trial 52:
## compff8
module compff8(ce,clk,xg1,imgg1,xg2,imgg2,xg3,imgg3,xg4,imgg4,xg5,imgg5,xg6,imgg6,xg7,imgg7,xg8,imgg8,yh1,imgh1,yh2,imgh2,yh3,imgh3,yh4,imgh4,yh5,imgh5,yh6,imgh6,yh7,imgh7,yh8,imgh8);
input ce,clk;
input signed[15:0] xg1,imgg1,xg2,imgg2,xg3,imgg3,xg4,imgg4,xg5,imgg5,xg6,imgg6,xg7,imgg7,xg8,imgg8;
output reg signed[15:0] yh1,imgh1,yh2,imgh2,yh3,imgh3,yh4,imgh4,yh5,imgh5,yh6,imgh6,yh7,imgh7,yh8,imgh8;
wire signed [15:0] ya[7:0],imga[7:0];
compff4 b1(ce,clk,xg1,imgg1,xg3,imgg3,xg5,imgg5,xg7,imgg7,ya[0],imga[0],ya[1],imga[1],ya[2],imga[2],ya[3],imga[3]);
compff4 b2(ce,clk,xg2,imgg2,xg4,imgg4,xg6,imgg6,xg8,imgg8,ya[4],imga[4],ya[5],imga[5],ya[6],imga[6],ya[7],imga[7]);
function signed [15:0] m707;
input signed [15:0] s;
reg signed [31:0] p;
begin
p = s * 32'sd23167 + 32'sd16384;
m707 = p[30:15];
end
endfunction
always @(posedge clk)                
begin
yh1 <= ya[0] + ya[4]  ;
imgh1 <= imga[0] + imga[4] ;
yh2 <= ya[1]+ m707(ya[5] + imga[5]) ;
imgh2 <= imga[1]+ m707(imga[5] - ya[5]) ;
yh3 <= ya[2] + imga[6];
imgh3 <= imga[2] - ya[6];
yh4 <= ya[3] + m707(imga[7] - ya[7]);
imgh4 <= imga[3] - m707(ya[7] + imga[7]);
yh5 <= ya[0] - ya[4];
imgh5 <= imga[0] - imga[4];
yh6 <= ya[1] - m707(ya[5] + imga[5]);
imgh6 <= imga[1] + m707( ya[5] - imga[5]);
yh7 <= ya[2] - imga[6];
imgh7 <= imga[2] + ya[6];
yh8 <= ya[3] + m707(ya[7] - imga[7]);
imgh8 <= imga[3] + m707(ya[7] + imga[7]);
end
endmodule
For scale: about 12000 cells after synthesis, about 750 flip-flops, about 510 I/O pins, ~91000 µm² of cells after synthesis.
clock: 9.6 ns
lec_check: 0
abc_area: 1
cap_margin: 20
core_margin: 2
core_utilization: 66
slew_margin: 20
run.sh (not shown) runs the stock make flow with config.mk's settings and CLKGATE_MAP_FILE=.
What trial 44 does differently from trial 52 at the input level:
- a deleted ABC_AREA that had been 1
- a change of CORE_UTILIZATION from 66 to 40
- a change of the clock period (ns, I/O delays scaled along) from 9.6 to 11.2
### Flow results
- Trial 44 was carried through to the last stage, and its layout satisfied the timing, design-rule and antenna checks.
- Of the two values seen for endpoint of the worst setup timing path, imgh8[15]$_DFF_P_ was produced by trial 44 and imgh6[10]$_DFF_P_ by trial 52.
- Diff trial 52 and trial 44: number of clock buffers inserted by TritonCTS lower in trial 52
- Compared with trial 52, trial 44 shows a lower detailed-route wire length.
- The clock-buffer cell count of trial 44 is lower than that of trial 52.
- Delta(inverter tally of the final layout excluding the clock network, trial 44 - trial 52) < 0
- Going from trial 52 to trial 44, met2 demand-to-capacity share in global routing dropped 28 points.
- Antenna diode count: trial 52 and trial 44 compared, higher one is trial 52
- Sort trial 52 and trial 44 by die span in x, descending, and trial 44 comes first.

Starting RTL as in the previous note.
make LEC_CHECK=0 CAP_MARGIN=20 CORE_MARGIN=2 CORE_UTILIZATION=70 CTS_CLUSTER_SIZE=55 HOLD_SLACK_MARGIN=0.3 SETUP_SLACK_MARGIN=-0.61 SLEW_MARGIN=20 finish   # period 9.03 ns
The starting point completed, yet does not pass: antenna violations, negative setup slack.
Next try:
--- a/flow/config.mk
+++ b/flow/config.mk
@@ -9,6 +9,5 @@
 export CORE_MARGIN = 2
 export CORE_UTILIZATION = 70
-export CTS_CLUSTER_SIZE = 55
-export HOLD_SLACK_MARGIN = 0.3
-export SETUP_SLACK_MARGIN = -0.61
+export CTS_CLUSTER_SIZE = 25
+export MAX_ROUTING_LAYER = met4
 export SLEW_MARGIN = 20
==> flow/constraint.sdc (replaced) <==
create_clock -name core_clock -period 8.98 [get_ports {clk}]
set_input_delay 1.7960 -clock core_clock [delete_from_list [all_inputs] [get_ports {clk}]]
set_output_delay 1.7960 -clock core_clock [all_outputs]
set_load 0.01 [all_outputs]
- The new run stopped in global routing
- synthesized cell count does not change
- die area is unchanged
- synthesized area stays the same
Next try:
--- a/flow/config.mk
+++ b/flow/config.mk
@@ -8,6 +8,4 @@
 export CAP_MARGIN = 20
 export CORE_MARGIN = 2
-export CORE_UTILIZATION = 70
-export CTS_CLUSTER_SIZE = 25
-export MAX_ROUTING_LAYER = met4
+export CORE_UTILIZATION = 31
 export SLEW_MARGIN = 20
==> flow/constraint.sdc (replaced) <==
create_clock -name core_clock -period 11.2 [get_ports {clk}]
set_input_delay 2.2400 -clock core_clock [delete_from_list [all_inputs] [get_ports {clk}]]
set_output_delay 2.2400 -clock core_clock [all_outputs]
set_load 0.01 [all_outputs]
Outcome:
- Now the flow went through all stages and came out clean
- die area grows by about 120%
- synthesized area stays the same
- synthesized cell count is unchanged

== alpha ==
Starting RTL as in the previous note.
make LEC_CHECK=0 CAP_MARGIN=20 CORE_MARGIN=2 CORE_UTILIZATION=68 CTS_CLUSTER_SIZE=57 HOLD_SLACK_MARGIN=0.29 SLEW_MARGIN=20 finish   # period 9.0 ns
For alpha, the flow was terminated by a tool error in global routing and produced no final design.
> inputs changed (alpha -> beta)
- CORE_UTILIZATION changed from 68 to 40
- HOLD_SLACK_MARGIN removed (was 0.29)
- CTS_CLUSTER_SIZE removed (was 57)
- the clock period (ns, I/O delays scaled along) changed from 9.0 to 12.0
Notes after the runs:
- In summary, beta completed successfully, with a layout that passed the timing, design-rule and antenna checks.
- Estimated wirelength of the detail-placed design: lower on alpha
- [compare] base=alpha new=beta: number of buffers created by CTS +about 9%; floorplan die height went up; post-CTS setup repair buffer count shrank by 127; cell row count moved up; die area now sits higher.
Modified inputs, gamma compared to beta
- swapping 40 for 65 in CORE_UTILIZATION
- swapping 12.0 for 8.98 in the clock period (ns, I/O delays scaled along)
==> comparison <==
- | gamma | all stages done | FAIL | negative setup slack |
- Against beta as the reference, gamma delivers a higher actual slew at the worst max-slew pin.
- Re cell count listed in synth_stat.txt: no difference whatsoever between gamma and beta.
- fa_1 as the critical path's slowest cell was reported by gamma, and xor2_1 by beta.
- Changes observed in gamma relative to beta: register fraction of the total cell area lower; portion of the clock cycle consumed by the worst path in the final layout has increased.
What delta does differently from gamma at the input level:
- HOLD_SLACK_MARGIN now -0.01, previously not set
- PLACE_DENSITY now 0.82, previously not set
- CORE_UTILIZATION now 40, was 65
- the clock period (ns, I/O delays scaled along) now 12.0, was 8.98
## What came out
delta completed end to end with timing, DRC and antenna clean.
In delta relative to gamma, via count of the first global-routing pass had gone down by more than 10%.
Delta (delta minus gamma): depth of the worst hold-timing path increased by 1 relative to the old numbers; overall chip area increased by 62% relative to the old numbers.
Slack of the critical path up 4.14 ns in delta wrt gamma
The final hold slack of delta was inferior to that of gamma.
Relative to gamma, worst-skew pair later-pin latency increased by 0.02 ns in delta.
diff inputs: delta => epsilon
- a deleted PLACE_DENSITY that had been 0.82
- a change of CORE_UTILIZATION from 40 to 66
- an added CTS_CLUSTER_SIZE of 57
- a deleted HOLD_SLACK_MARGIN that had been -0.01
- a change of the clock period (ns, I/O delays scaled along) from 12.0 to 8.98
Notes after the runs:
Status epsilon: flow complete, layout not clean - negative setup slack
Clock buffer count in the final layout: delta and epsilon compared, higher one is delta
epsilon vs delta, count of buffers not belonging to the clock network in the layout went up by 160%.
Post-route clock period utilization for epsilon is higher than for delta.
Looking at aggregate routed wire length across both flows, epsilon is the weaker of the two, with delta ahead.
For the clock skew, epsilon came in 0.013 ns lower than delta did.
Across both runs, transition at the pin with the smallest max-transition slack was lower for epsilon than for delta.

Starting RTL as in the previous note.
Settings: LEC_CHECK=0, ABC_AREA=0, CAP_MARGIN=20, CELL_PAD_IN_SITES_DETAIL_PLACEMENT=2, CELL_PAD_IN_SITES_GLOBAL_PLACEMENT=3, CORE_MARGIN=8, CORE_UTILIZATION=66, CTS_CLUSTER_DIAMETER=156, CTS_CLUSTER_SIZE=13, GPL_ROUTABILITY_DRIVEN=0, MIN_ROUTING_LAYER=met2, PLACE_DENSITY_LB_ADDON=0.0, SLEW_MARGIN=35, TNS_END_PERCENT=80; clock period 15.5 ns.
The baseline stopped in 3_1_place_gp_skip_io on FLW-0024.
Edit:
Settings changed: ABC_AREA 0 to 1, CELL_PAD_IN_SITES_DETAIL_PLACEMENT 2 to default, CELL_PAD_IN_SITES_GLOBAL_PLACEMENT 3 to default, CORE_MARGIN 8 to 2, CORE_UTILIZATION 66 to 72, CTS_CLUSTER_DIAMETER 156 to 98, CTS_CLUSTER_SIZE 13 to default, GPL_ROUTABILITY_DRIVEN 0 to default, MIN_ROUTING_LAYER met2 to default, PLACE_DENSITY_LB_ADDON 0.0 to default, SLEW_MARGIN 35 to 20, TNS_END_PERCENT 80 to default.
Clock period 15.5 ns to 8.24 ns, I/O delays scaled along.
What happened:
- This time the run reached the layout checks and failed them: negative setup slack
- synthesized cell count is higher by a quarter to a third
- synthesized area is higher by roughly a tenth
- die area is lower by a few percent
Edit:
Settings changed: ABC_AREA 1 to default, CORE_UTILIZATION 72 to 68, CTS_CLUSTER_DIAMETER 98 to default, CTS_CLUSTER_SIZE from default to 90, MAX_ROUTING_LAYER from default to met4.
Clock period 8.24 ns to 9.0 ns, I/O delays scaled along.
=> The changed run aborted during 5_1_grt; synthesized cell count falls by about 22%; die area falls by about 4%; synthesized area falls by about 10%.
Edit:
Settings changed: CORE_UTILIZATION 68 to 62, CTS_CLUSTER_SIZE 90 to default, MAX_ROUTING_LAYER met4 to default.
Clock period 9.0 ns to 11.2 ns, I/O delays scaled along.
The changed run completed without violations.
Synthesized cell count is unchanged.
Synthesized area does not change.
Die area rose by 9.6%.
